==> flow/design.v (excerpt) <==
module color_match (
    input  wire       clk,
    input  wire       rst_n,
    input  wire [7:0] get_r,
    input  wire [7:0] get_g,
    input  wire [7:0] get_b,
    input  wire [7:0] set_r,
    input  wire [7:0] set_g,
    input  wire [7:0] set_b,
    input  wire [2:0] threshold_level,
    output wire [8:0] get_h,
    output wire [7:0] get_s,
    output wire [7:0] get_v,
    output wire [8:0] set_h,
    output wire [7:0] set_s,
    output wire [7:0] set_v,
    output wire [1:0] similar_flag
);
    rgb_hsv rgb_hsv_get_inst (
        .clk   (clk),
        .rst   (rst_n),
        .rgb_r (get_r),
        .rgb_g (get_g),
        .rgb_b (get_b),
        .hsv_h (get_h),
        .hsv_s (get_s),
        .hsv_v (get_v)
    );
    rgb_hsv rgb_hsv_set_inst (
        .clk   (clk),
        .rst   (rst_n),
        .rgb_r (set_r),
        .rgb_g (set_g),
        .rgb_b (set_b),
        .hsv_h (set_h),
        .hsv_s (set_s),
        .hsv_v (set_v)
    );
    HSVComparator HSVComparator_inst (
        .clk             (clk),
        .hsv_get_h       (get_h),
        .hsv_get_s       ({1'b0, get_s}),
        .hsv_get_v       ({1'b0, get_v}),
        .hsv_set_h       (set_h),
        .hsv_set_s       ({1'b0, set_s}),
        .hsv_set_v       ({1'b0, set_v}),
        .threshold_level (threshold_level),
        .similar_flag    (similar_flag)
    );
endmodule
export LEC_CHECK = 0
export ABC_AREA = 0
export CAP_MARGIN = 25
export CORE_ASPECT_RATIO = 0.65
export CORE_MARGIN = 10
export CORE_UTILIZATION = 39
export CTS_CLUSTER_DIAMETER = 342
export CTS_CLUSTER_SIZE = 60
export GPL_ROUTABILITY_DRIVEN = 0
export GPL_TIMING_DRIVEN = 1
export HOLD_SLACK_MARGIN = 0.18
export MAX_ROUTING_LAYER = met4
export MIN_ROUTING_LAYER = met2
export PLACE_DENSITY_LB_ADDON = 0.2
export SETUP_SLACK_MARGIN = 3.17
export SLEW_MARGIN = 25
export TNS_END_PERCENT = 10
create_clock -name core_clock -period 19.4 [get_ports {clk}]
run.sh (not shown) runs the stock make flow with config.mk's settings and CLKGATE_MAP_FILE=.
The baseline finished but failed the layout checks on negative setup slack.
Change:
- ABC_AREA: 0 -> unset
- CAP_MARGIN: 25 -> 20
- CORE_ASPECT_RATIO: 0.65 -> unset
- CORE_MARGIN: 10 -> 2
- CORE_UTILIZATION: 39 -> 65
- CTS_CLUSTER_DIAMETER: 342 -> unset
- CTS_CLUSTER_SIZE: 60 -> unset
- GPL_ROUTABILITY_DRIVEN: 0 -> unset
- GPL_TIMING_DRIVEN: 1 -> unset
- HOLD_SLACK_MARGIN: 0.18 -> unset
- MIN_ROUTING_LAYER: met2 -> unset
- PLACE_DENSITY: unset -> 0.6
- PLACE_DENSITY_LB_ADDON: 0.2 -> unset
- SETUP_SLACK_MARGIN: 3.17 -> 3.64
- SLEW_MARGIN: 25 -> 20
- TNS_END_PERCENT: 10 -> unset
- clock period: 19.4 -> 28.0 ns (I/O delays scaled with it)
Effect: The new run finished with negative setup slack left; setup slack improves by 7000 ps; global-route usage goes down by 4.0 points; flip-flop count is unchanged; via count goes down by about 27%; first-iteration DRC count goes down by 49%; design area goes down by 11%; critical path depth goes down by 1; synthesized cell count is unchanged; non-clock buffer count goes down by 769.
Change:
- ABC_AREA: unset -> 0
- CORE_UTILIZATION: 65 -> 48
- CTS_CLUSTER_DIAMETER: unset -> 79
- CTS_CLUSTER_SIZE: unset -> 100
- MAX_ROUTING_LAYER: met4 -> unset
- PLACE_DENSITY: 0.6 -> 0.77
- SETUP_SLACK_MARGIN: 3.64 -> -1.85
- TNS_END_PERCENT: unset -> 35
After rerunning: The new run ran to the end with violations: negative setup slack. Cell area drops by 13%. Critical path depth shrinks by 6. Die area came out higher by 35%. Clock skew is lower by 21 ps. Worst setup slack improved by 1200 ps.
Change:
- CTS_CLUSTER_DIAMETER: 79 -> 344
- PLACE_DENSITY: 0.77 -> unset
- SETUP_SLACK_MARGIN: -1.85 -> unset
What happened:
- Now the flow passed the timing, design-rule and antenna checks
- non-clock buffer count rose by 112
- wire length rose by a few percent
- register-to-register slack gets better by 1500 ps
- worst setup slack gets better by 1500 ps
- area after synthesis stays the same
- count of clock-buffer cells in the layout fell by 1
